==> build 77: inputs <==
==> flow/design.v <==
module ula(clock,rst,a,b,r,op,sb,sa,enable,sinA, sinB);
	input [7:0]a;
	input [7:0]b;
	input op;
	input clock;
	input rst;
	output reg [8:0]r;
	output sa, sb;
	input sinA;
	input sinB;
	reg saa;
	reg sbb;
	reg sinal;
	input enable;
	reg [6:0]aa;
	reg [6:0]bb;
	reg [7:0]rr;
	reg [7:0]rr_n;
	reg sinal_n;
	always @(*) begin
		saa = sinA;
		sbb = sinB;
		aa = a[6:0];
		bb = b[6:0];
		rr_n = rr;
		sinal_n = sinal;
		case(op)
			0: begin
				if(saa == 0 && sbb == 0)begin
					rr_n = aa + bb;
					sinal_n = 0;
				end
				if(saa == 1 && sbb == 0)begin
					if(aa > bb)begin
						rr_n = aa - bb;
						sinal_n = saa;
					end
					else begin
						rr_n = bb - aa;
						sinal_n = sbb;
					end
				end
				if(saa == 0 && sbb == 1)begin
					if(aa > bb)begin
						rr_n = aa - bb;
						sinal_n = saa;
					end
					else begin
						rr_n = bb - aa;
						sinal_n = sbb;
					end
				end
				if(saa == 1 && sbb == 1)begin
					rr_n = aa + bb;
					sinal_n = 1;
				end
			end	
			1: begin
			sbb = ~sbb;
			if(saa == 0 && sbb == 0)begin
					rr_n = aa + bb;
					sinal_n = 0;
				end
				if(saa == 1 && sbb == 0)begin
					if(aa > bb)begin
						rr_n = aa - bb;
						sinal_n = saa;
					end
					else begin
						rr_n = bb - aa;
						sinal_n = sbb;
					end
				end
				if(saa == 0 && sbb == 1)begin
					if(aa > bb)begin
						rr_n = aa - bb;
						sinal_n = saa;
					end
					else begin
						rr_n = bb - aa;
						sinal_n = sbb;
					end
				end
				if(saa == 1 && sbb == 1)begin
					rr_n = aa + bb;
					sinal_n = 1;
				end
			end	
		endcase
	end
	always @(posedge clock) begin
		if (rst) begin
			rr <= 0;
			sinal <= 0;
		end
		else begin
			rr <= rr_n;
			sinal <= sinal_n;
		end
	end
	always @(posedge clock) begin
		if (rst) begin
			r <= 0;
		end
		else if (rr==0) begin
			r[8] <= 1;
			r[7:0] <= rr;
		end
		else begin
			r[8] <= ~sinal;
			r[7:0] <= rr;
		end
	end
	assign sa = saa;
	assign sb = sbb;
endmodule
module bcdout(saida,saida1,saida2,in,enable);
	input [8:0] in;
	output reg [6:0]saida;
	output reg [6:0]saida1;
	output reg [6:0]saida2;
	input enable;
	reg sinal;
	reg [7:0]uni;
	reg [7:0]dez;
	reg [7:0]dezz;
	reg [7:0]cen;
	reg [6:0] su, sd, sc;
	reg [7:0] aux;
	always @(*) begin
		sinal = 0;
		aux = 0;
		uni = 0;
		dezz = 0;
		dez = 0;
		cen = 0;
		if (enable) begin
			sinal = in[8];
			aux[7:0] = in[7:0];
			uni = aux%10;
			dezz = aux%100;
			dez = dezz/10;
			cen = aux/100;
			case(uni)
				8'b00000000: 
					saida = 7'b0000001;
	            8'b00000001: 
					saida = 7'b1001111;
	            8'b00000010: 
					saida = 7'b0010010;
	            8'b00000011: 
					saida = 7'b0000110;
	            8'b00000100: 
					saida = 7'b1001100;
	            8'b00000101: 
					saida = 7'b0100100;
	            8'b00000110: 
					saida = 7'b0100000;
	            8'b00000111: 
					saida = 7'b0001111;
	            8'b00001000: 
					saida = 7'b0000000;
	            8'b00001001: 
					saida = 7'b0000100;
				default:
					saida = 7'b1111110;
        endcase
        		case(dez)
				8'b00000000: 
					saida1 = 7'b0000001;
	            8'b00000001: 
					saida1 = 7'b1001111;
	            8'b00000010: 
					saida1 = 7'b0010010;
	            8'b00000011: 
					saida1 = 7'b0000110;
	            8'b00000100: 
					saida1 = 7'b1001100;
	            8'b00000101: 
					saida1 = 7'b0100100;
	            8'b00000110: 
					saida1 = 7'b0100000;
	            8'b00000111: 
					saida1 = 7'b0001111;
	            8'b00001000: 
					saida1 = 7'b0000000;
	            8'b00001001: 
					saida1 = 7'b0000100;
				default:
					saida1 = 7'b1111110;
        endcase
        case(cen)
				8'b00000000: 
					saida2 = 7'b0000001;
	            8'b00000001: 
					saida2 = 7'b1001111;
				8'b00000010: 
					saida2 = 7'b0010010;
				default:
					saida2 = 7'b1111110;
        endcase
		end
		else begin
				saida = 7'b1111111;
				saida1 = 7'b1111111;
				saida2 = 7'b1111111;
			end	
	end
endmodule
module Remoto(clk,rst,entrada,comando,su,sd,suB,sdB,saida_1,saida1_1,saida2_1,soma_result_1,sinal_A,sinal_B);
parameter inicia            = 2'b00;   
parameter inicia_1          = 2'b01;    
parameter leitura           = 2'b10; 
parameter zera_B    = 3'b010;
parameter zera_tudo = 3'b011;
parameter soma      = 3'b100;
parameter sub       = 3'b101;
parameter muda_sinal= 3'b110;
parameter  DESLIGADO = 0;
parameter  ESPERA = 1;
parameter limite_um      =  4095; 
parameter lid_zero      =  3594;  
parameter  RECEBE_A_DEZ = 2;
parameter  RECEBE_A_UNI = 3;
parameter  MUDA_SINAL_A = 4;
parameter  RECEBE_A_DEZ_B = 5;
parameter  RECEBE_A_UNI_B = 6;
parameter  MUDA_SINAL_B = 7;
parameter  ZERA_TUDO = 8;	
parameter lid_um  			=  3281;  
parameter tempo_zero      =  648;
parameter tempo_bit  =  312;
input         clk;      
input         rst;
input         entrada;    
output reg [7:0] comando;
output reg[6:0] su;
output reg[6:0] sd;
output reg[6:0] suB;
output reg[6:0] sdB; 
wire [8:0] soma_result;
output reg [8:0] soma_result_1;
reg [4:0] estado_m;
reg [7:0] vetorA;
reg [7:0] vetorA_aux;
reg [7:0] vetorA_2;
reg [7:0] vetorA_1;
reg [7:0] vetorB;
reg [7:0] vetorB_aux;
reg [7:0] vetorB_1;
reg [7:0] vetorB_2;
reg on;
output reg sinal_A;
output reg sinal_B;
reg    [11:0] contado_inicial;            
reg           contado_inicial_flag;      
reg [26:0]delay;
reg [2:0]op;
wire [6:0] saida;
wire [6:0] saida1;
wire [6:0] saida2;
output [6:0] saida_1;
output [6:0] saida1_1;
output [6:0] saida2_1;
reg    [11:0] contador_inicial;           
reg           contador_inicial_flag;    
reg    [11:0] contagem;           
reg           contagem_flag;     
reg     [5:0] bitcount;              
reg     [1:0] estado;             
reg    [31:0] dados_control;        
reg nova_mensagem;
reg    [8:0] sr;
reg   [26:0] dl;        
assign saida_1 = saida;
assign saida1_1 = saida1;
assign saida2_1 = saida2;
ula G1(.clock(clk),.rst(rst),.a(vetorA),.b(vetorB),.r(soma_result),.op(op), .enable(on), .sinA(sinal_A),.sinB(sinal_B));
bcdout G2(.saida(saida),.saida1(saida1),.saida2(saida2),.in(soma_result_1),.enable(on));
always @(posedge clk )
if (rst)
			 contado_inicial <= 0;
else if ((estado == inicia) && !entrada)
			 contado_inicial <= contado_inicial + 1'b1;
		else                           
			 contado_inicial <= 0;	              		 	
always @(posedge clk)	
if (rst)
			 contador_inicial <= 0;
else if ((estado == inicia_1) && entrada)
			 contador_inicial <= contador_inicial + 1'b1;
		else  
			 contador_inicial <= 0;	            		 	
always @(posedge clk )
if (rst)
			 contagem <= 0;
else if ((estado == leitura) && entrada)
			 contagem <= contagem + 1'b1;
		else
			 contagem <= 1'b0;        
always @(posedge clk)
if (rst)
	     bitcount <= 6'b0;
else if (estado == leitura)
		begin
			if (contagem == tempo_bit)
					bitcount <= bitcount + 1'b1; 
		end   
	  else
	     bitcount <= 6'b0;
always @(posedge clk) 
		if (rst)
			estado <= inicia;
		else
			case (estado)
 			    inicia  : if (contado_inicial > lid_zero)  
			  	              estado <= inicia_1; 
			    inicia_1: if (contador_inicial > lid_um)
			  	              estado <= leitura;
			    leitura : if ((contagem >= limite_um) || (bitcount >= 33))
			  					      estado <= inicia;
	        default  : estado <= inicia; 
			 endcase
always @(posedge clk)
	  if (rst)
			 dados_control <= 0;
	  else if (estado == leitura)
		begin
			 if (contagem >= tempo_zero) 
			    dados_control[bitcount-1'b1] <= 1'b1;  
		end
		else
			 dados_control <= 0;
always @(posedge clk)
	  if (rst) begin
			comando <= 0;
			nova_mensagem <= 1'b0;
	  end
	  else if (bitcount == 32) begin
			 if (dados_control[31:24] == ~dados_control[23:16])
			 begin		
				comando[7:0] <= dados_control[23:16]; 
			 	nova_mensagem <= 1'b1;
			 end
			 else
				  nova_mensagem <= 1'b0 ;
		end
		else begin
			nova_mensagem <= 1'b0 ;
		end
always @(posedge clk) begin
	sr = soma_result_1;
	dl = delay;
	if (rst) begin
		estado_m <= DESLIGADO;
		on <= 0;
		op <= 1;
		vetorA <= 8'b11111111;
		vetorB <= 8'b11111111;
		sinal_A <= 0;
		sinal_B <= 0;
		soma_result_1 <= 0;
		delay <= 0;
	end
	else begin
	if(sr==0)begin
		sr=9'b000000000;
	end
	else if(!on && sr[8]==0) begin
		sr[8]=1'b1;
	end
	case(estado_m)
		DESLIGADO: begin
				if(comando == 8'b00010010 && nova_mensagem)begin
					estado_m <= ESPERA;
					on <= 1;
					vetorA<=0;
					vetorB<=0;
					op<=0;
					if(soma_result==0)begin
						sr=9'b000000000;
					end
				end
			end
		ESPERA:begin
				if(comando == 8'b00010010 && nova_mensagem)begin 
					vetorA<=8'b11111111;
					vetorB<=8'b11111111;
					sr = 9'b100000000;
					estado_m <= DESLIGADO;
					on<=0;
				end
				else if(comando == 8'b00001111)begin  
					estado_m <=  RECEBE_A_DEZ;
					vetorA<=0;
					sinal_A<=0;
					sr = 9'b100000000;
				end
				else if(comando == 8'b00010000)begin  
					estado_m <=  ZERA_TUDO;
					vetorA<=0;
					vetorB<=0;
					sinal_A<=0;
					sinal_B<=0;
					sr = 9'b100000000;
				end
				else if(comando == 8'b00010011)begin 
					estado_m <= RECEBE_A_DEZ_B;
					vetorB<=0;
					sinal_B<=0;
					sr = 9'b100000000;
				end
				else if(comando == 8'b00011010)begin 
					op<=0;
					if(soma_result==0)begin
						sr=9'b000000000;
					end
					else begin
						sr = soma_result;
					end
				end
				else if(comando == 8'b00011110)begin 
					op<=1;
					if(soma_result==0)begin
						sr=9'b000000000;
					end
					else begin
					sr = soma_result;
					end
				end
			end
		ZERA_TUDO:begin
				estado_m <= RECEBE_A_DEZ;
				sr = 9'b100000000;
		end
		RECEBE_A_DEZ_B:begin
				if(comando >= 0 && comando < 10)begin
					vetorB <=comando;
					sinal_B <=0;
					estado_m <= RECEBE_A_UNI_B;
					dl = 0;
				end
			end	
		RECEBE_A_DEZ:begin
				if(comando >= 0 && comando < 10)begin
					vetorA <= comando;
					sinal_A <=0;
					estado_m <= RECEBE_A_UNI;
					dl = 0;
				end
			end	
		RECEBE_A_UNI:begin
			dl = dl + 1'b1;
				if((dl > 78125 && (comando >= 0 && comando < 10)) && nova_mensagem)begin
					vetorA<=vetorA * 10 + comando;
					estado_m <= MUDA_SINAL_A;
					dl = 0;
				end
				else if((dl > 78125 && comando > 9) && nova_mensagem)begin
					estado_m <= MUDA_SINAL_A;
					dl = 0;
				end
			end
		RECEBE_A_UNI_B:begin
			dl = dl + 1'b1;
				if((dl > 78125 && (comando >= 0 && comando < 10)) && nova_mensagem)begin
					vetorB<=vetorB * 10 + comando;
					estado_m <= MUDA_SINAL_B;
					dl = 0;
				end
				else if((dl > 78125 && comando > 9) && nova_mensagem)begin
					estado_m <= MUDA_SINAL_B;
					dl = 0;
				end
			end
		MUDA_SINAL_A:begin
			if(comando == 8'b00001100)begin
				sinal_A<=~sinal_A;
				estado_m <=ESPERA;
			end
			else if(comando > 9 && comando != 8'b00001100)begin
				estado_m <=ESPERA;
			end
		end
		MUDA_SINAL_B:begin
			if(comando == 8'b00001100 )begin
				sinal_B<=~sinal_B;
				estado_m <=ESPERA;
			end
			else if(comando > 9 && comando != 8'b00001100)begin
				estado_m <=ESPERA;
			end
		end
	endcase	
	soma_result_1 <= sr;
	delay <= dl;
	end
end
always @(*) begin
		vetorA_1 = 0;
		vetorA_2 = 0;
		su = 7'b1111111;
		sd = 7'b1111111;
		if(vetorA > 200) begin
			su = 7'b1111111;
			sd = 7'b1111111;
		end
		else begin
			vetorA_1 = vetorA%10;
			vetorA_2 = vetorA/10;
			case(vetorA_1)
				0: 
					su = 7'b0000001;
	            1: 
					su = 7'b1001111;
	            2: 
					su = 7'b0010010;
	            3: 
					su = 7'b0000110;
	            4: 
					su = 7'b1001100;
	            5: 
					su = 7'b0100100;
	            6: 
					su = 7'b0100000;
	            7: 
					su = 7'b0001111;
	            8: 
					su = 7'b0000000;
	            9: 
					su = 7'b0000100;
        endcase
	        case(vetorA_2)
		        	0: 
		        		sd = 7'b0000001;
			        1: 
			        	sd = 7'b1001111;
			        2: 
			        	sd = 7'b0010010;
			        3: 
			        	sd = 7'b0000110;
			        4: 
			        	sd = 7'b1001100;
			        5: 
			        	sd = 7'b0100100;
			        6: 
			        	sd = 7'b0100000;
			        7: 
			        	sd = 7'b0001111;
			        8: 
			        	sd = 7'b0000000;
			        9: 
			        	sd = 7'b0000100;
			endcase
		end	
	end
	always @(*) begin
		vetorB_1 = 0;
		vetorB_2 = 0;
		suB = 7'b1111111;
		sdB = 7'b1111111;
		if(vetorB > 200) begin
			suB = 7'b1111111;
			sdB = 7'b1111111;
		end
		else begin
			vetorB_1 = vetorB%10;
			vetorB_2 = vetorB/10;
			case(vetorB_1)
					0: 
						suB = 7'b0000001;
		            1: 
						suB = 7'b1001111;
		            2: 
						suB = 7'b0010010;
		            3: 
						suB = 7'b0000110;
		            4: 
						suB = 7'b1001100;
		            5: 
						suB = 7'b0100100;
		            6: 
						suB = 7'b0100000;
		            7: 
						suB = 7'b0001111;
		            8: 
						suB = 7'b0000000;
		            9: 
						suB = 7'b0000100;
	        endcase
	        case(vetorB_2)
		        	0: 
		        		sdB = 7'b0000001;
			        1: 
			        	sdB = 7'b1001111;
			        2: 
			        	sdB = 7'b0010010;
			        3: 
			        	sdB = 7'b0000110;
			        4: 
			        	sdB = 7'b1001100;
			        5: 
			        	sdB = 7'b0100100;
			        6: 
			        	sdB = 7'b0100000;
			        7: 
			        	sdB = 7'b0001111;
			        8: 
			        	sdB = 7'b0000000;
			        9: 
			        	sdB = 7'b0000100;
			endcase
		end
	end	
endmodule
==> flow/run.sh <==
#!/bin/bash
# the make line also repeats each setting of config.mk as NAME=value (left out here)
make -C /OpenROAD-flow-scripts/flow DESIGN_CONFIG=/design/flow/config.mk WORK_HOME=/design/flow/orfs CLKGATE_MAP_FILE= finish
==> flow/config.mk <==
export PLATFORM = sky130hd
export DESIGN_NAME = Remoto
export DESIGN_NICKNAME = Remoto
export VERILOG_FILES = /design/flow/design.v
export SDC_FILE = /design/flow/constraint.sdc
export NUM_CORES = 4
export LEC_CHECK = 0
export ABC_AREA = 1
export CAP_MARGIN = 20
export CORE_MARGIN = 2
export CORE_UTILIZATION = 72
export PLACE_DENSITY = 0.4
export SLEW_MARGIN = 20
export TNS_END_PERCENT = 10
==> flow/constraint.sdc <==
create_clock -name core_clock -period 6.19 [get_ports {clk}]
set_input_delay 1.2380 -clock core_clock [delete_from_list [all_inputs] [get_ports {clk}]]
set_output_delay 1.2380 -clock core_clock [all_outputs]
set_load 0.01 [all_outputs]
==> inputs of trial 1, as changes to build 77 <==
--- a/flow/config.mk
+++ b/flow/config.mk
@@ -7,8 +7,5 @@
 export LEC_CHECK = 0
-export ABC_AREA = 1
 export CAP_MARGIN = 20
 export CORE_MARGIN = 2
-export CORE_UTILIZATION = 72
-export PLACE_DENSITY = 0.4
+export CORE_UTILIZATION = 71
 export SLEW_MARGIN = 20
-export TNS_END_PERCENT = 10
==> flow/constraint.sdc (replaced) <==
create_clock -name core_clock -period 11.0 [get_ports {clk}]
set_input_delay 2.2000 -clock core_clock [delete_from_list [all_inputs] [get_ports {clk}]]
set_output_delay 2.2000 -clock core_clock [all_outputs]
set_load 0.01 [all_outputs]
==> inputs of build 60, as changes to build 77 <==
--- a/flow/config.mk
+++ b/flow/config.mk
@@ -7,3 +7,2 @@
 export LEC_CHECK = 0
-export ABC_AREA = 1
 export CAP_MARGIN = 20
@@ -11,4 +10,6 @@
 export CORE_UTILIZATION = 72
-export PLACE_DENSITY = 0.4
+export CTS_CLUSTER_SIZE = 62
+export MAX_ROUTING_LAYER = met4
+export PLACE_DENSITY_LB_ADDON = 0.0
+export SETUP_SLACK_MARGIN = 1.86
 export SLEW_MARGIN = 20
-export TNS_END_PERCENT = 10
==> flow/constraint.sdc (replaced) <==
create_clock -name core_clock -period 6.47 [get_ports {clk}]
set_input_delay 1.2940 -clock core_clock [delete_from_list [all_inputs] [get_ports {clk}]]
set_output_delay 1.2940 -clock core_clock [all_outputs]
set_load 0.01 [all_outputs]
==> inputs of build 65, as changes to build 77 <==
--- a/flow/config.mk
+++ b/flow/config.mk
@@ -7,8 +7,6 @@
 export LEC_CHECK = 0
-export ABC_AREA = 1
 export CAP_MARGIN = 20
 export CORE_MARGIN = 2
-export CORE_UTILIZATION = 72
-export PLACE_DENSITY = 0.4
+export CORE_UTILIZATION = 70
+export CTS_CLUSTER_SIZE = 47
 export SLEW_MARGIN = 20
-export TNS_END_PERCENT = 10
==> flow/constraint.sdc (replaced) <==
create_clock -name core_clock -period 6.02 [get_ports {clk}]
set_input_delay 1.2040 -clock core_clock [delete_from_list [all_inputs] [get_ports {clk}]]
set_output_delay 1.2040 -clock core_clock [all_outputs]
set_load 0.01 [all_outputs]
==> summary.txt <==
Flow results are below.

- Routing resource usage on met2 recorded by global route was 135%.
- The run stopped with a tool error.
- Grouping non-sequential cells by family puts the most area in AND-OR/OR-AND gates.
- For reference, the top cells by area after synthesis are dfxtp_1 23%, ha_1 11%, nor2_1 5.7%.
- It got as far as global routing (5_1_grt) and failed there.
- The cell-mix breakdown from Yosys lists the compound-gate area share as a little over a quarter.
- The tool reported: "[ERROR GRT-0232] Routing congestion too high. Check the congestion heatmap in the GUI".
- Summed over all routing layers, the global router reports a total usage of 102%.
[end of results for build 60]
==> summary.txt <==
Summary of the current implementation state.

- The number of sequential cells reported for the layout is roughly 150.
- The run finished, with violations left.
- Per the finish-stage timing summary, setup violations number about 42.
- The first-pass GRT wire length is 67.9 mm, for reference.
- Among the non-sequential cells, AND-OR/OR-AND gates take the most area.
- The routed layout has 17,459 vias.
- For this run, the total global-route usage over all layers was measured as 40.1%.
- The STA report counts the stages on the worst setup path as 24.
- Routing resource usage on met2 recorded by global route was 70.0%.
- The final critical-path setup slack is -1.70 ns, for reference.
- The post-synthesis xor/xnor area fraction is 7.42%, for reference.
- A clean result was blocked by setup timing.
[end of results for build 65]
==> summary.txt <==
Summary of the current implementation state.

- The flow ran to the end, but the layout failed its checks.
- The report lists the violated layout checks as setup timing.
- By area the synthesized netlist is led by dfxtp_1 22%, nand2_1 14%, ha_1 11%.
- Of all cell types, the one taking the most synthesized area is dfxtp_1.
- The met2 routing resource usage after global routing is a little under two thirds, for reference.
- Yosys shows that the main logic family after synthesis is simple AND/OR/NAND/NOR gates.
- According to the floorplan report, the die height is between 100 and 150 um.
- The and-or/or-and share of the synthesized area is 15.2%, for reference.
- Global routing used a little over a third of the available tracks across all layers.
- The total setup violations reported at the end of the flow is 21, for reference.
- The post-route core utilization is roughly 90%, for reference.
- Once routing completed, OpenROAD measured the worst setup slack at -0.469 ns.
[end of results for build 77]
==> summary.txt <==
Summary of the current implementation state.

- The run finished with no timing, DRC or antenna violations.
- In this run, the synthesized area fraction spent on AND-OR/OR-AND gates is recorded as approximately a quarter.
- The finished layout reports a core utilization of about four fifths.
- The met2 routing resource usage after global routing is 55.1%, for reference.
- Global routing used 31.8% of the available tracks.
- In the synthesized netlist the async set-or-reset flop fraction comes to 0%.
- Across the run, the number of max-cap violations was 0.
- The main combinational cell family by area after synthesis is AND-OR/OR-AND gates, for reference.
- The main area contributors are dfxtp_1 23%, ha_1 11%, nor2_1 5.7%.
[end of results for trial 1]
